==> sierra <==
Design color_centroid, start of the top module:
module color_centroid
  (
    input         clk,
    input         rst,           
    input  [2:0]  rgbfilter,     
    input         new_frame_i,   
    output [14:0] orig_addr,
    input  [11:0] orig_pxl,
    output        proc_we,
    output [14:0] proc_addr,
    output [11:0] proc_pxl,
    output [7:0]  centroid,
    output        new_centroid,
    output [2:0]  proximity
  );
Settings: LEC_CHECK=0, CAP_MARGIN=10, CORE_MARGIN=7, CORE_UTILIZATION=35, GPL_ROUTABILITY_DRIVEN=0, GPL_TIMING_DRIVEN=0, MAX_ROUTING_LAYER=met4, PLACE_DENSITY_LB_ADDON=0.03, SLEW_MARGIN=20, TNS_END_PERCENT=35; clock period 3.31 ns.
run.sh (not shown) runs the stock make flow with config.mk's settings and CLKGATE_MAP_FILE=.
==> inputs of lagoon, as changes to sierra <==
==> flow/config.mk (replaced) <==
export PLATFORM = sky130hd
export DESIGN_NAME = color_centroid
export DESIGN_NICKNAME = color_centroid
export VERILOG_FILES = /design/flow/design.v
export SDC_FILE = /design/flow/constraint.sdc
export NUM_CORES = 4
export LEC_CHECK = 0
export ABC_AREA = 1
export CAP_MARGIN = 10
export CORE_MARGIN = 2
export CORE_UTILIZATION = 54
export CTS_CLUSTER_DIAMETER = 100
export MAX_ROUTING_LAYER = met4
export SETUP_SLACK_MARGIN = 2.98
export SLEW_MARGIN = 25
==> flow/constraint.sdc (replaced) <==
create_clock -name core_clock -period 10.0 [get_ports {clk}]
set_input_delay 2.0000 -clock core_clock [delete_from_list [all_inputs] [get_ports {clk}]]
set_output_delay 2.0000 -clock core_clock [all_outputs]
set_load 0.01 [all_outputs]
==> comparison table <==
Outcome: sierra complete, but fails checks; lagoon complete, no violations
Violated checks: sierra negative setup slack; lagoon -
Violation tally from detailed-route iteration zero: sierra 811; lagoon 1332
Vias in the first global route: sierra 16300; lagoon 18100
Post-placement setup slack: sierra -1830 ps; lagoon 4960 ps
Register share of total power: sierra 41.3%; lagoon 48.5%
Slowest stage cell, crit path: sierra dfrtp_1; lagoon clkdlybuf4s50_1
Number of buffers outside the clock class in the layout: sierra 201; lagoon 89
FF+latch area: sierra 9880 sq um; lagoon 9880 sq um
Synth-to-Final Area Change: sierra 20.6%; lagoon 12.0%
Final net count: sierra 2500; lagoon 2985
Leakage: sierra 12.1 nW; lagoon 12.0 nW
Mapped cell area: sierra 21000 sq um; lagoon 21900 sq um
Number of fill cells: sierra 5808; lagoon 3572
Post-Place Cell Area: sierra 23000 sq um; lagoon 23100 sq um
Worst Setup SP: sierra color_filter.colorpxls_left_o[6]; lagoon orig_pxl[1]

---

==> inputs of run a <==
Starting RTL as in the previous note.
// color_centroid
module color_centroid
  (
    input         clk,
    input         rst,           
    input  [2:0]  rgbfilter,     
    input         new_frame_i,   
    output [14:0] orig_addr,
    input  [11:0] orig_pxl,
    output        proc_we,
    output [14:0] proc_addr,
    output [11:0] proc_pxl,
    output [7:0]  centroid,
    output        new_centroid,
    output [2:0]  proximity
  );
clock: 10.0 ns
lec_check: 0
abc_area: 0
cap_margin: 15
core_aspect_ratio: 1.38
core_margin: 5
core_utilization: 54
cts_cluster_diameter: 100
gpl_timing_driven: 1
max_routing_layer: met5
setup_slack_margin: 2.98
slew_margin: 10
tns_end_percent: 90
==> run b (differences from run a) <==
ABC_AREA = 1   (was 0)
CAP_MARGIN = 20   (was 15)
CORE_ASPECT_RATIO = unset   (was 1.38)
CORE_MARGIN = 2   (was 5)
CORE_UTILIZATION = 72   (was 54)
CTS_CLUSTER_DIAMETER = unset   (was 100)
GPL_TIMING_DRIVEN = unset   (was 1)
MAX_ROUTING_LAYER = unset   (was met5)
SETUP_SLACK_MARGIN = unset   (was 2.98)
SLEW_MARGIN = 20   (was 10)
TNS_END_PERCENT = unset   (was 90)
==> flow/constraint.sdc (replaced) <==
create_clock -name core_clock -period 3.6 [get_ports {clk}]
set_input_delay 0.7200 -clock core_clock [delete_from_list [all_inputs] [get_ports {clk}]]
set_output_delay 0.7200 -clock core_clock [all_outputs]
set_load 0.01 [all_outputs]
==> run c (differences from run a) <==
ABC_AREA = unset   (was 0)
CAP_MARGIN = 20   (was 15)
CORE_ASPECT_RATIO = unset   (was 1.38)
CORE_MARGIN = 2   (was 5)
CORE_UTILIZATION = 72   (was 54)
CTS_CLUSTER_DIAMETER = 64   (was 100)
CTS_CLUSTER_SIZE = 10   (was unset)
GPL_TIMING_DRIVEN = unset   (was 1)
MAX_ROUTING_LAYER = unset   (was met5)
SETUP_SLACK_MARGIN = 0.82   (was 2.98)
SLEW_MARGIN = 40   (was 10)
TNS_END_PERCENT = unset   (was 90)
==> flow/constraint.sdc (replaced) <==
create_clock -name core_clock -period 2.79 [get_ports {clk}]
set_input_delay 0.5580 -clock core_clock [delete_from_list [all_inputs] [get_ports {clk}]]
set_output_delay 0.5580 -clock core_clock [all_outputs]
set_load 0.01 [all_outputs]
==> qor.csv <==
metric;value;unit
status;no timing/DRC/antenna violations;
met3_usage;3.05;%
coreArea;0.0387;mm^2
clkPwrFrac;39.7;%
power_density;168;mW/mm^2
cts_buffers;41;
dp_hpwl;34800;um
regArea;0.00988;mm^2
met2_usage;41.9;%
hold_violations;0;
design_area;0.0236;mm^2
wl;50200;um
wl_met1;21200;um
nNetsFinal;2380;
antenna_found_initial;0;
yosysUniqueCellTypes;93;
fp_util;54.3;%
[end of results for run a]
==> qor.csv <==
metric;value;unit
wl_met1;23500;um
fp_util;73.5;%
clkPwrFrac;47.9;%
met2_usage;62.7;%
wl;58800;um
dp_hpwl;40600;um
design_area;0.0248;mm^2
hold_violations;0;
nNetsFinal;3017;
met3_usage;5.92;%
yosysUniqueCellTypes;60;
regArea;0.00988;mm^2
cts_buffers;42;
status;no timing/DRC/antenna violations;
[end of results for run b]
==> qor.csv <==
metric;value;unit
synth-edff-count;0;
haltStage;clock tree synthesis (4_1_cts);
dp_hpwl;38400;um
dpl_worst_slack;-1.22;ns
most_common_cell;dfrtp_1;
tool.error;[ERROR DPL-0033] detailed placement checks failed during check placement.;
coreArea;0.0287;mm^2
postSynth.asyncResetShare;99.7;%
yosysUniqueCellTypes;93;
die_area;0.0306;mm^2
fp_util;73.2;%
ys_sh_xor;4.57;%
ys_area;0.0210;mm^2
synthCells;2155;
ff_type;dfrtp_1;
status;stopped before the end;
top_cells_by_count;dfrtp_1 (394), nand2_1 (377), nor2_1 (167);
[end of results for run c]
Power is estimated from default activity; no workload was simulated.
